==> tundra <==
==> flow/design.v <==
module DOUBLY_PIPELINE(clk,xi,yi,r,ang,xf,yf);
input signed[15:0] xi,yi;
input clk;
output reg signed [15:0] r,ang;
output reg signed [15:0] xf,yf;
 wire signed [15:0] ri,angi;
 wire  signed [15:0] xfi,yfi;
wire  signed [15:0] g1,g2,g3,g4,g5,g6,g7,g8;
ROTATING x1(clk,xi,yi,g1,g2,g3,g4,g5,g6,g7,g8,xfi,yfi);     
VECTORING x2(clk,xi,yi,g1,g2,g3,g4,g5,g6,g7,g8,ri,angi);  
always @(*)
begin 
xf<=xfi;
yf<=yfi;  
r<=ri;
ang<=angi;
end
endmodule
module ROTATING(clk,xi,yi,a1,a2,a3,a4,a5,a6,a7,a8,xf,yf);
input signed[15:0] xi,yi;
input   signed [15:0] a1,a2,a3,a4,a5,a6,a7,a8;
input clk;
output reg  signed [15:0] xf,yf;
reg  signed [15:0] x1,x2,x3,x4,x5,x6,x7,x8;
reg  signed [15:0] y1,y2,y3,y4,y5,y6,y7,y8;
wire signed [15:0] angle45,angle26,angle14,angle7,angle3_5,angle1_79,angle0_89,angle0_44;
reg  signed [15:0] angle_i [8:0];  
wire signed [15:0] s = 16'd607;
assign angle45 = 16'd4500;
assign angle26 = 16'd2657;
assign angle14 = 16'd1404;
assign angle7 = 16'd713;
assign angle3_5 = 16'd358;
assign angle1_79 = 16'd179;
assign angle0_89 = 16'd89;
assign angle0_44 = 16'd44;
always @(posedge clk)
begin  
    angle_i[0] <= angle45 ;
	    x1<= xi + yi;   
		y1<= yi - xi;
	   if (angle_i[0] > a2)
		begin 
		x2<= x1 - (y1>>>1);  
		y2<= y1 + (x1>>>1); 
		angle_i[1] <= angle_i[0] - angle26 ; 
		end 
	   else
		begin 
		x2<= x1+(y1>>>1); 
		y2<= y1-(x1>>>1);
	    angle_i[1] <= angle_i[0] + angle26 ;  
	   end
	 if (angle_i[1] > a3)
	    begin 
		 angle_i[2] <= angle_i[1] - angle14 ;  
		  x3<= x2 - (y2>>>2); 
		  y3<= y2 +(x2>>>2);
		end 
		else 
		begin 
	      angle_i[2] <= angle_i[1] + angle14 ;  
		  x3<= x2+(y2>>>2); 
		  y3<= y2-(x2>>>2);
		end 
	if (angle_i[2] > a4)
	    begin 
		  angle_i[3] <= angle_i[2] - angle7 ;  
		  x4<= x3 - (y3>>>3); 
		  y4<= y3 +(x3>>>3);
		 end 
		else 
		begin 
	     angle_i[3] <= angle_i[2] + angle7 ;  
		  x4<= x3+(y3>>>3); 
		  y4<= y3-(x3>>>3);
		end 
		if (angle_i[3] > a5)
	    begin 
			angle_i[4] <= angle_i[3] - angle3_5 ;  
			x5<= x4 - (y4>>>4); 
			y5<= y4 + (x4>>>4);
		 end 
		else 
		begin
			angle_i[4] <= angle_i[3] + angle3_5 ;  
			x5<= x4+(y4>>>4); 
			y5<= y4-(x4>>>4);
		end 
	   if (angle_i[4] > a6)
	    begin 
			angle_i[5] <= angle_i[4] - angle1_79 ;  
			x6<= x5 - (y5>>>5); 
			y6<= y5 +(x5>>>5);
		end
		else 
		begin 
	       angle_i[5] <= angle_i[4] + angle1_79 ;  
		   x6<= x5+(y5>>>5); 
		   y6<= y5-(x5>>>5);
		end 
		if (angle_i[5] > a7)
	    begin 
			angle_i[6] <= angle_i[5] - angle0_89 ;  
			x7<= x6 - (y6>>>6); 
			y7<= y6 +(x6>>>6);
		end
		else 
		begin 
			angle_i[6] <= angle_i[5] + angle0_89;  
			x7<= x6+(y6>>>6); 
			y7<= y6-(x6>>>6);
		end 
		if (angle_i[6] > a8)
	     begin 
			angle_i[7] <= angle_i[6] - angle0_44 ;  
			x8<= x7 - (y7>>>7); 
			y8<= y7 +(x7>>>7);
		 end 
		 else 
         begin 	     
			angle_i[7] <= angle_i[6] + angle0_44 ;  
			x8<= x7+(y7>>>7); 
			y8<= y7-(x7>>>7);
		 end  
      xf <=  (s*x8)/1000 ;
      yf <=  (s*y8)/1000 ;	  
end 
endmodule
module VECTORING(clk,a0,b0,ang1,ang2,ang3,ang4,ang5,ang6,ang7,ang8,r,ang);
input signed[15:0]a0,b0;
input clk;
  output reg signed [15:0]r,ang;  
  output reg signed[15:0] ang1,ang2,ang3,ang4,ang5,ang6,ang7,ang8;  
  reg signed [15:0] a1,a2,a3,a4,a5,a6,a7,a8;
  reg signed [15:0] b1,b2,b3,b4,b5,b6,b7,b8;
  reg signed[15:0] angle_x1,angle_x2,angle_x3,angle_x4,angle_x5,angle_x6,angle_x7,angle_x8;
wire signed [15:0] v = 16'd0607;
wire [15:0] angle_c0 = 16'd4500;
wire [15:0] angle_c1 = 16'd2657;
wire [15:0] angle_c2 = 16'd1404;
wire [15:0] angle_c3 = 16'd713;
wire [15:0] angle_c4 = 16'd358;
wire [15:0] angle_c5 = 16'd179;
wire [15:0] angle_c6 = 16'd089;
wire [15:0] angle_c7 = 16'd044; 
  always @ (posedge clk)
   begin
      a1<=a0+b0;
      b1<=b0-a0;
      angle_x1 <= angle_c0;
	  ang1 <= angle_x1;
    if(b1 < 0)  
   begin
      a2<= a1 - (b1>>>1);
      b2<= b1 + (a1>>>1);
     angle_x2<=angle_x1-angle_c1;
	   ang2<= angle_x2;
     end
    else
   begin
      a2<=a1+(b1>>>1);
      b2<=b1-(a1>>>1);
      angle_x2<=angle_x1+angle_c1;
	  ang2<= angle_x2;
    end
     if(b2<0)
	begin
     a3<=a2-(b2>>>2);
     b3<=b2+(a2>>>2);
     angle_x3<=angle_x2-angle_c2;
	  ang3<= angle_x3;
     end
  	else
  	begin
      a3<=a2+(b2>>>2);
      b3<=b2-(a2>>>2);
      angle_x3<=angle_x2+angle_c2;
	  ang3<= angle_x3;
	end
     if(b3<0)
	begin
     a4<=a3-(b3>>>3);
     b4<=b3+(a3>>>3);
     angle_x4<=angle_x3-angle_c3;
	 ang4<=angle_x4;
     end
  	else
  	begin
      a4<=a3+(b3>>>3);
      b4<=b3-(a3>>>3);
     angle_x4<=angle_x3+angle_c3;
	 ang4<=angle_x4;
	end
     if(b4<0)
	begin
     a5<=a4-(b4>>>4);
     b5<=b4+(a4>>>4);
      angle_x5<=angle_x4-angle_c4;
	   ang5<=angle_x5;
     end
  	else
  	begin
      a5<=a4+(b4>>>4);
      b5<=b4-(a4>>>4);
      angle_x5<=angle_x4+angle_c4;
	   ang5<=angle_x5;
	end
     if(b5<0)
	begin
     a6<=a5-(b5>>>5);
     b6<=b5+(a5>>>5);
    angle_x6<=angle_x5-angle_c5;
	 ang6<=angle_x6;
     end
  	else
  	begin
      a6<=a5+(b5>>>5);
      b6<=b5-(a5>>>5);
      angle_x6<=angle_x5+angle_c5;
	  ang6<=angle_x6;
	end
     if(b6<0)
	begin
     a7<=a6-(b6>>>6);
     b7<=b6+(a6>>>6);
     angle_x7<=angle_x6-angle_c6;
	 ang7<=angle_x7;
     end
  	else
  	begin
     a7<=a6+(b6>>>6);
     b7<=b6-(a6>>>6);
      angle_x7<=angle_x6+angle_c6;
	  ang7<=angle_x7;
 	 end
     if(b7<0)
	begin
      a8<=a7-(b7>>>7);
      b8<=b7+(a7>>>7);
      angle_x8<=angle_x7-angle_c7;
	  ang8<=angle_x8;
     end
  	else
      begin
      a8<=a7+(b7>>>7);
      b8<=b7-(a7>>>7);
       angle_x8<=angle_x7-angle_c7;
	   ang8<=angle_x8;
     end
r<=v*a8/1000;
ang<=angle_x8;
end
endmodule
==> flow/run.sh <==
#!/bin/bash
# the make line also repeats each setting of config.mk as NAME=value (left out here)
make -C /OpenROAD-flow-scripts/flow DESIGN_CONFIG=/design/flow/config.mk WORK_HOME=/design/flow/orfs CLKGATE_MAP_FILE= finish
==> flow/config.mk <==
export PLATFORM = sky130hd
export DESIGN_NAME = DOUBLY_PIPELINE
export DESIGN_NICKNAME = DOUBLY_PIPELINE
export VERILOG_FILES = /design/flow/design.v
export SDC_FILE = /design/flow/constraint.sdc
export NUM_CORES = 4
export LEC_CHECK = 0
export ABC_AREA = 1
export CAP_MARGIN = 15
export CORE_MARGIN = 2
export CORE_UTILIZATION = 71
export CTS_CLUSTER_DIAMETER = 221
export CTS_CLUSTER_SIZE = 16
export GPL_ROUTABILITY_DRIVEN = 0
export GPL_TIMING_DRIVEN = 1
export SLEW_MARGIN = 20
==> flow/constraint.sdc <==
create_clock -name core_clock -period 13.0 [get_ports {clk}]
set_input_delay 2.6000 -clock core_clock [delete_from_list [all_inputs] [get_ports {clk}]]
set_output_delay 2.6000 -clock core_clock [all_outputs]
set_load 0.01 [all_outputs]
==> indigo: changes against tundra <==
- ABC_AREA: 1 -> default
- CAP_MARGIN: 15 -> 20
- CORE_UTILIZATION: 71 -> 40
- CTS_CLUSTER_DIAMETER: 221 -> default
- CTS_CLUSTER_SIZE: 16 -> default
- GPL_ROUTABILITY_DRIVEN: 0 -> default
- GPL_TIMING_DRIVEN: 1 -> default
==> flow/constraint.sdc (replaced) <==
create_clock -name core_clock -period 25.0 [get_ports {clk}]
set_input_delay 5.0000 -clock core_clock [delete_from_list [all_inputs] [get_ports {clk}]]
set_output_delay 5.0000 -clock core_clock [all_outputs]
set_load 0.01 [all_outputs]
==> job_summary.md <==
### Flow metrics

| Metric | Value |
|---|---|
| Error msg | [ERROR GRT-0232] Routing congestion too high. Check the congestion heatmap in the GUI. |
| Tot GR Track Use | 0.790 |
| Halt Stage | global routing |
| Comb area leader | simple AND/OR/NAND/NOR gates |
| Status | aborted with a tool error |
| Post-cts resize count | between 1,000 and 1,500 |
| Post-CTS Setup Inserts | ~240 |
the above is filed under tundra

==> job_summary.md <==
### Flow metrics

| Metric | Value |
|---|---|
| Cell count along the critical path | slightly above 60 |
| Endpoints failing hold | 0 |
| Post-cts resize count | 0 |
| Status | finished clean |
| Tot GR Track Use | 0.187 |
| Post-CTS Setup Inserts | 0 |
| Comb area leader | adder cells |
the above is filed under indigo


==> inputs of try-tundra <==
RTL: the design.v shown in full above, as it stands there.
clock: 16.9 ns
lec_check: 0
cap_margin: 20
core_aspect_ratio: 1.62
core_margin: 2
core_utilization: 72
slew_margin: 20
tns_end_percent: 5
run.sh (not shown) runs the stock make flow with config.mk's settings and CLKGATE_MAP_FILE=.
==> try-delta: changes against try-tundra <==
--- a/flow/config.mk
+++ b/flow/config.mk
@@ -6,8 +6,6 @@
 export NUM_CORES = 4
 export LEC_CHECK = 0
 export CAP_MARGIN = 20
-export CORE_ASPECT_RATIO = 1.62
 export CORE_MARGIN = 2
-export CORE_UTILIZATION = 72
+export CORE_UTILIZATION = 66
 export SLEW_MARGIN = 20
-export TNS_END_PERCENT = 5
==> try-quartz: changes against try-tundra <==
==> flow/config.mk (replaced) <==
export PLATFORM = sky130hd
export DESIGN_NAME = DOUBLY_PIPELINE
export DESIGN_NICKNAME = DOUBLY_PIPELINE
export VERILOG_FILES = /design/flow/design.v
export SDC_FILE = /design/flow/constraint.sdc
export NUM_CORES = 4
export LEC_CHECK = 0
export CAP_MARGIN = 0
export CORE_MARGIN = 2
export CORE_UTILIZATION = 68
export SLEW_MARGIN = 20
==> flow/constraint.sdc (replaced) <==
create_clock -name core_clock -period 14.2 [get_ports {clk}]
set_input_delay 2.8400 -clock core_clock [delete_from_list [all_inputs] [get_ports {clk}]]
set_output_delay 2.8400 -clock core_clock [all_outputs]
set_load 0.01 [all_outputs]
==> results.txt <==
From the run reports.

- The total congestion overflow is 0.
- The fraction of met1 tracks used by global routing is 41.31%.
- The floorplan utilization is 66.76%.
- The checks that failed: negative setup slack.
- The number of failing setup endpoints in the final timing report reads 3.
- The count of placed standard cells including taps is 11254.
- The number of buffers inserted by post-CTS setup repair reads 15.
- The half-perimeter wire length after detailed placement reads 156.7 mm.
- The flow ran to the end, but the layout failed its checks.
- met2 track demand over resource after global routing is 60.27%.
- The number of rows created at floorplan reads 122.
- The overall die width reads 339.3 µm.
- The global-route track usage on met3 reads 3.472%.
- In this run the vertical extent of the chip is 339.3 µm.
- The post-layout worst setup margin reads -0.07677 ns.
# the run above: try-delta

==> results.txt <==
Implementation numbers.

- The run stopped with a tool error.
- The stopping stage is global routing (5_1_grt).
- The first error in the log reads "[ERROR GRT-0232] Routing congestion too high. Check the congestion heatmap in the GUI".
- The number of rows created at floorplan is 149.
- The number of buffers inserted by post-CTS setup repair is 18.
- Routing resource usage on met1 recorded by global route was 79.41%.
- In the global route stage, met3 resource usage came out at 74.35%.
- The met2 capacity usage during global routing reads 97.89%.
- The count of placed standard cells including taps is 11021.
# the run above: try-tundra

==> results.txt <==
Implementation numbers.

- The met2 capacity usage during global routing reads 86.74%.
- The overall die width is 334.3 µm.
- The flow did not finish.
- The number of gates given a new drive strength after cts reads 516.
- The stopping stage is global routing (5_1_grt).
- For this run the detailed placement stage logged an HPWL of 173.8 mm.
- Once the clock tree was built, the setup fixing pass inserted 192 buffers.
- The fraction of met1 tracks used by global routing reads 63.77%.
- The count of placed standard cells including taps reads 11728.
- The total congestion overflow reads 31.
- The tool reported: "[ERROR GRT-0232] Routing congestion too high. Check the congestion heatmap in the GUI".
- The floorplan utilization reads 68.34%.
- The largest family of logic cells by area is adder cells.
- The y dimension of the die reads 334.3 µm.
- The number of rows created at floorplan is 121.
- The post-synthesis sequential area ratio reads 20.24%.
- The area recorded from the Yosys report for this design is 0.07419 mm².
- Yosys mapped the design onto 146 distinct sky130hd cell types.
- The most instantiated library cell after synthesis reads sky130_fd_sc_hd__inv_1.
# the run above: try-quartz

